==> 10-06 <==
==> flow/design.v (excerpt) <==
module rgb2hsv(
        input clock,
        input reset_n,
        input in_valid,
        input [7:0] in_red,
        input [7:0] in_green,
        input [7:0] in_blue,
        input in_visual,
        input in_done,
        output out_valid,
        output [7:0] out_red,
        output [7:0] out_green,
        output [7:0] out_blue,
        output [7:0] out_hue,
        output [7:0] out_saturation,
        output [7:0] out_brightness,
        output out_visual,
        output out_done
    );
export LEC_CHECK = 0
export ABC_AREA = 1
export CAP_MARGIN = 20
export CORE_MARGIN = 2
export CORE_UTILIZATION = 69
export CTS_CLUSTER_DIAMETER = 260
export CTS_CLUSTER_SIZE = 98
export PLACE_DENSITY = 0.37
export SLEW_MARGIN = 20
create_clock -name core_clock -period 49.8 [get_ports {clock}]
run.sh (not shown) runs the stock make flow with config.mk's settings and CLKGATE_MAP_FILE=.
==> 02-20: changes against 10-06 <==
ABC_AREA = not set   (was 1)
CORE_UTILIZATION = 40   (was 69)
CTS_CLUSTER_DIAMETER = not set   (was 260)
CTS_CLUSTER_SIZE = not set   (was 98)
GPL_ROUTABILITY_DRIVEN = 0   (was not set)
MIN_ROUTING_LAYER = met2   (was not set)
PLACE_DENSITY = not set   (was 0.37)
PLACE_DENSITY_LB_ADDON = 0.05   (was not set)
==> flow/constraint.sdc (replaced) <==
create_clock -name core_clock -period 80.0 [get_ports {clock}]
set_input_delay 16.0000 -clock core_clock [delete_from_list [all_inputs] [get_ports {clock}]]
set_output_delay 16.0000 -clock core_clock [all_outputs]
set_load 0.01 [all_outputs]
==> comparison <==
02-20 finished clean. 10-06 did not get past 4_1_cts. Of 02-20 and 10-06, 10-06 has the higher synthesized cell count (gap 28%, measured against 10-06). Between 02-20 and 10-06, the lower die area is in 10-06 (gap 45%, measured against 10-06). Of 02-20 and 10-06, 10-06 has the higher area after synthesis (gap about 16%, measured against 10-06).

========
==> fjord: inputs <==
==> flow/design.v <==
module rgb2hsv(
        input clock,
        input reset_n,
        input in_valid,
        input [7:0] in_red,
        input [7:0] in_green,
        input [7:0] in_blue,
        input in_visual,
        input in_done,
        output out_valid,
        output [7:0] out_red,
        output [7:0] out_green,
        output [7:0] out_blue,
        output [7:0] out_hue,
        output [7:0] out_saturation,
        output [7:0] out_brightness,
        output out_visual,
        output out_done
    );
    reg valid1;
    reg [7:0] red1;
    reg [7:0] green1;
    reg [7:0] blue1;
    reg visual1;
    reg done1;
    reg [7:0] max_value1;
    reg [1:0] max_index1;
    reg [7:0] min_value1;
    reg [1:0] min_index1;
    always @(posedge clock)
    begin
        if (reset_n) begin
            valid1 <= in_valid;
            red1[7:0] <= in_red[7:0];
            green1[7:0] <= in_green[7:0];
            blue1[7:0] <= in_blue[7:0];
            visual1 <= in_visual;
            done1 <= in_done;
            if (in_red >= in_green) begin
                if (in_red >= in_blue) begin
                    max_value1[7:0] <= in_red[7:0];
                    max_index1[1:0] <= 1;
                end
                else begin
                    max_value1[7:0] <= in_blue[7:0];
                    max_index1[1:0] <= 3;
                end
            end
            else begin
                if (in_blue >= in_green) begin
                    max_value1[7:0] <= in_blue[7:0];
                    max_index1[1:0] <= 3;
                end
                else begin
                    max_value1[7:0] <= in_green[7:0];
                    max_index1[1:0] <= 2;
                end
            end
            if (in_red < in_green) begin
                if (in_red < in_blue) begin
                    min_value1[7:0] <= in_red[7:0];
                    min_index1[1:0] <= 1;
                end
                else begin
                    min_value1[7:0] <= in_blue[7:0];
                    min_index1[1:0] <= 3;
                end
            end
            else begin
                if (in_blue < in_green) begin
                    min_value1[7:0] <= in_blue[7:0];
                    min_index1[1:0] <= 3;
                end
                else begin
                    min_value1[7:0] <= in_green[7:0];
                    min_index1[1:0] <= 2;
                end
            end
        end 
        else begin
            valid1 <= 1'b0;
            red1[7:0] <= 8'b0;
            green1[7:0] <= 8'b0;
            blue1[7:0] <= 8'b0;
            visual1 <= 1'b0;
            done1 <= 1'b0;
            max_value1[7:0] <= 8'd0;
            max_index1[1:0] <= 2'd0; 
            min_value1[7:0] <= 8'd0; 
            min_index1[1:0] <= 2'd0;
        end
    end
    reg valid2;
    reg [7:0] red2;
    reg [7:0] green2;
    reg [7:0] blue2;
    reg visual2;
    reg done2;
    reg [7:0] dif2;
    reg [7:0] max_value2;
    reg [1:0] max_index2;
    reg [7:0] min_value2;
    reg [1:0] min_index2;
    always @(posedge clock)
    begin
        if (reset_n) begin
            valid2 <= valid1;
            red2[7:0] <= red1[7:0];
            green2[7:0] <= green1[7:0];
            blue2[7:0] <= blue1[7:0];
            visual2 <= visual1;
            done2 <= done1;
            dif2[7:0] <= max_value1[7:0] - min_value1[7:0];
            max_value2[7:0] <= max_value1[7:0];
            max_index2[1:0] <= max_index1[1:0];
            min_value2[7:0] <= min_value1[7:0];
            min_index2[1:0] <= min_index1[1:0];
        end 
        else begin
            valid2 <= 1'b0;
            red2[7:0] <= 8'b0;
            green2[7:0] <= 8'b0;
            blue2[7:0] <= 8'b0;
            visual2 <= 1'b0;
            done2 <= 1'b0;
            dif2[7:0] <= 8'd0;
            max_value2[7:0] <= 8'd0;
            max_index2[1:0] <= 2'd0;
            min_value2[7:0] <= 8'd0; 
            min_index2[1:0] <= 2'd0;
        end
    end
    reg valid3;
    reg [7:0] red3;
    reg [7:0] green3;
    reg [7:0] blue3;
    reg visual3;
    reg done3;
    reg [11:0] hue3;
    reg [7:0] dif3;
    reg [7:0] max_value3;
    reg [1:0] max_index3;
    reg [7:0] min_value3;
    reg [1:0] min_index3;
    always @(posedge clock)
    begin
        if (reset_n) begin
            valid3 <= valid2;
            red3[7:0] <= red2[7:0];
            green3[7:0] <= green2[7:0];
            blue3[7:0] <= blue2[7:0];
            visual3 <= visual2;
            done3 <= done2;
            dif3[7:0] <= dif2[7:0];
            max_value3[7:0] <= max_value2[7:0];
            max_index3[1:0] <= max_index2[1:0];
            min_value3[7:0] <= min_value2[7:0];
            min_index3[1:0] <= min_index2[1:0];
            if (dif2 > 0) begin
                if (max_index2 == 1) begin
                    if (green2 < blue2) begin
                        hue3[11:0] <= ((blue2 - green2) << 4);
                    end
                    else begin
                        hue3[11:0] <= ((green2 - blue2) << 4);
                    end
                end
                if (max_index2 == 2) begin
                    if (blue2 < red2) begin
                        hue3[11:0] <= ((red2 - blue2) << 4);
                    end
                    else begin
                        hue3[11:0] <= ((blue2 - red2) << 4);
                    end
                end
                if (max_index2 == 3) begin
                    if (red2 < green2) begin
                        hue3[11:0] <= ((green2 - red2) << 4);
                    end
                    else begin
                        hue3[11:0] <= ((red2 - green2) << 4);
                    end
                end
            end
            else begin
                hue3[11:0] <= 12'd0;             
            end
        end
        else begin
            valid3 <= 1'b0;
            red3[7:0] <= 8'b0;
            green3[7:0] <= 8'b0;
            blue3[7:0] <= 8'b0;
            visual3 <= 1'b0;
            done3 <= 1'b0;
            hue3[11:0] <= 12'd0;
            dif3[7:0] <= 8'd0;
            max_value3[7:0] <= 8'd0;
            max_index3[1:0] <= 2'd0;
            min_value3[7:0] <= 8'd0;
            min_index3[1:0] <= 2'd0;
        end
    end
    reg valid4;
    reg [7:0] red4;
    reg [7:0] green4;
    reg [7:0] blue4;
    reg visual4;
    reg done4;
    reg [11:0] hue4;
    reg [7:0] dif4;
    reg [7:0] max_value4;
    reg [1:0] max_index4;
    always @(posedge clock)
    begin
        if (reset_n) begin
            valid4 <= valid3;
            red4[7:0] <= red3[7:0];
            green4[7:0] <= green3[7:0];
            blue4[7:0] <= blue3[7:0];
            visual4 <= visual3;
            done4 <= done3;          
            dif4[7:0] <= dif3[7:0];
            max_value4[7:0] <= max_value3[7:0];
            max_index4 <= max_index3;
            hue4[11:0] <= (hue3 / dif3);
        end
        else begin
            valid4 <= 1'b0;
            red4[7:0] <= 8'b0;
            green4[7:0] <= 8'b0;
            blue4[7:0] <= 8'b0;
            visual4 <= 1'b0;
            done4 <= 1'b0;
            hue4[11:0] <= 12'd0;
            dif4[7:0] <= 8'd0;
            max_value4 <= 8'd0;
            max_index4[1:0] <= 2'd0;
        end
    end
    reg valid5;
    reg [7:0] red5;
    reg [7:0] green5;
    reg [7:0] blue5;
    reg visual5;
    reg done5;
    reg [11:0] hue5;
    reg [7:0] dif5;
    reg [7:0] max_value5;
    always @(posedge clock)
    begin
        if (reset_n) begin
            valid5 <= valid4;
            red5[7:0] <= red4[7:0];
            green5[7:0] <= green4[7:0];
            blue5[7:0] <= blue4[7:0];
            visual5 <= visual4;
            done5 <= done4;
            dif5[7:0] <= dif4[7:0];
            max_value5[7:0] <= max_value4[7:0];
            if (dif4 > 0) begin
                if (max_index4 == 1) begin
                    if (green4 < blue4) begin
                        hue5[11:0] <= 96 - hue4;
                    end
                    else begin
                        hue5[11:0] <= 0 + hue4;
                    end
                end
                if (max_index4 == 2) begin
                    if (blue4 < red4) begin
                        hue5[11:0] <= 32 - hue4;
                    end
                    else begin
                        hue5[11:0] <= 32 + hue4;
                    end
                end
                if (max_index4 == 3) begin
                    if (red4 < green4) begin
                        hue5[11:0] <= 64 - hue4;
                    end
                    else begin
                        hue5[11:0] <= 64 + hue4;
                    end
                end
            end
            else begin
                hue5[11:0] <= 12'd0;             
            end
        end
        else begin
            valid5 <= 1'b0;
            red5[7:0] <= 8'b0;
            green5[7:0] <= 8'b0;
            blue5[7:0] <= 8'b0;
            visual5 <= 1'b0;
            done5 <= 1'b0;
            dif5[7:0] <= 8'd0;
            max_value5[7:0] <= 8'd0;
            hue5[11:0] <= 12'd0;
        end
    end
    reg valid;
    reg [7:0] red;
    reg [7:0] green;
    reg [7:0] blue;
    reg visual;
    reg done;
    reg [18:0] hue;
    reg [7:0] saturation;
    reg [7:0] max_value;
    always @(posedge clock)
    begin
        if (reset_n) begin
            valid <= valid5;
            red[7:0] <= red5[7:0];
            green[7:0] <= green5[7:0];
            blue[7:0] <= blue5[7:0];
            visual <= visual5;
            done <= done5;
            max_value[7:0] <= max_value5[7:0];
            hue[18:0] <= (85 * hue5);
            if (max_value5 == 0) begin
                saturation[7:0] <= 8'd0;
            end
            else begin
                saturation[7:0] <= 255 * dif5 / max_value5;
            end
        end
        else begin 
            valid <= 1'b0;
            red[7:0] <= 8'b0;
            green[7:0] <= 8'b0;
            blue[7:0] <= 8'b0;
            visual <= 1'b0;
            done <= 1'b0;
            max_value[7:0] <= 8'd0;
            hue[18:0] <= 19'd0;
            saturation [7:0] <= 8'd0;
        end
    end
    assign out_valid = valid;
    assign out_red[7:0] = red[7:0];
    assign out_green[7:0] = green[7:0];  
    assign out_blue[7:0] = blue[7:0];
    assign out_hue[7:0] = hue[12:5];
    assign out_saturation[7:0] = saturation[7:0];
    assign out_brightness[7:0] = max_value[7:0];
    assign out_visual = visual;
    assign out_done = done;
endmodule
==> flow/run.sh <==
#!/bin/bash
# the make line also repeats each setting of config.mk as NAME=value (left out here)
make -C /OpenROAD-flow-scripts/flow DESIGN_CONFIG=/design/flow/config.mk WORK_HOME=/design/flow/orfs CLKGATE_MAP_FILE= finish
==> flow/config.mk <==
export PLATFORM = sky130hd
export DESIGN_NAME = rgb2hsv
export DESIGN_NICKNAME = rgb2hsv
export VERILOG_FILES = /design/flow/design.v
export SDC_FILE = /design/flow/constraint.sdc
export NUM_CORES = 4
export LEC_CHECK = 0
export ABC_AREA = 0
export CAP_MARGIN = 30
export CELL_PAD_IN_SITES_GLOBAL_PLACEMENT = 3
export CORE_ASPECT_RATIO = 1.73
export CORE_MARGIN = 2
export CORE_UTILIZATION = 33
export GPL_ROUTABILITY_DRIVEN = 0
export GPL_TIMING_DRIVEN = 0
export HOLD_SLACK_MARGIN = -0.06
export MAX_ROUTING_LAYER = met4
export PLACE_DENSITY = 0.47
export SLEW_MARGIN = 35
==> flow/constraint.sdc <==
create_clock -name core_clock -period 65.4 [get_ports {clock}]
set_input_delay 13.0800 -clock core_clock [delete_from_list [all_inputs] [get_ports {clock}]]
set_output_delay 13.0800 -clock core_clock [all_outputs]
set_load 0.01 [all_outputs]
==> inputs of xenon, as changes to fjord <==
==> flow/config.mk (replaced) <==
export PLATFORM = sky130hd
export DESIGN_NAME = rgb2hsv
export DESIGN_NICKNAME = rgb2hsv
export VERILOG_FILES = /design/flow/design.v
export SDC_FILE = /design/flow/constraint.sdc
export NUM_CORES = 4
export LEC_CHECK = 0
export CAP_MARGIN = 30
export CELL_PAD_IN_SITES_GLOBAL_PLACEMENT = 3
export CORE_MARGIN = 8
export CORE_UTILIZATION = 46
export CTS_CLUSTER_DIAMETER = 359
export CTS_CLUSTER_SIZE = 14
export GPL_ROUTABILITY_DRIVEN = 1
export GPL_TIMING_DRIVEN = 0
export MIN_ROUTING_LAYER = met2
export PLACE_DENSITY = 0.76
export SETUP_SLACK_MARGIN = 5.0
export SLEW_MARGIN = 35
==> flow/constraint.sdc (replaced) <==
create_clock -name core_clock -period 49.5 [get_ports {clock}]
set_input_delay 9.9000 -clock core_clock [delete_from_list [all_inputs] [get_ports {clock}]]
set_output_delay 9.9000 -clock core_clock [all_outputs]
set_load 0.01 [all_outputs]
==> inputs of indigo, as changes to fjord <==
==> flow/config.mk (replaced) <==
export PLATFORM = sky130hd
export DESIGN_NAME = rgb2hsv
export DESIGN_NICKNAME = rgb2hsv
export VERILOG_FILES = /design/flow/design.v
export SDC_FILE = /design/flow/constraint.sdc
export NUM_CORES = 4
export LEC_CHECK = 0
export ABC_AREA = 1
export CAP_MARGIN = 20
export CORE_MARGIN = 2
export CORE_UTILIZATION = 72
export CTS_CLUSTER_DIAMETER = 260
export CTS_CLUSTER_SIZE = 98
export PLACE_DENSITY = 0.42
export SLEW_MARGIN = 20
==> flow/constraint.sdc (replaced) <==
create_clock -name core_clock -period 49.5 [get_ports {clock}]
set_input_delay 9.9000 -clock core_clock [delete_from_list [all_inputs] [get_ports {clock}]]
set_output_delay 9.9000 -clock core_clock [all_outputs]
set_load 0.01 [all_outputs]
==> results <==
fjord ran to the end with violations: negative setup slack. indigo never finished: it broke off in clock tree synthesis (4_1_cts), error DPL-0038. xenon failed in global placement without I/O (3_1_place_gp_skip_io) on GPL-0301.
Die area: indigo < xenon < fjord.
Synthesized cell count: fjord is smaller than indigo (about 30%).
In xenon the area after synthesis is lower than in indigo, by 16%.
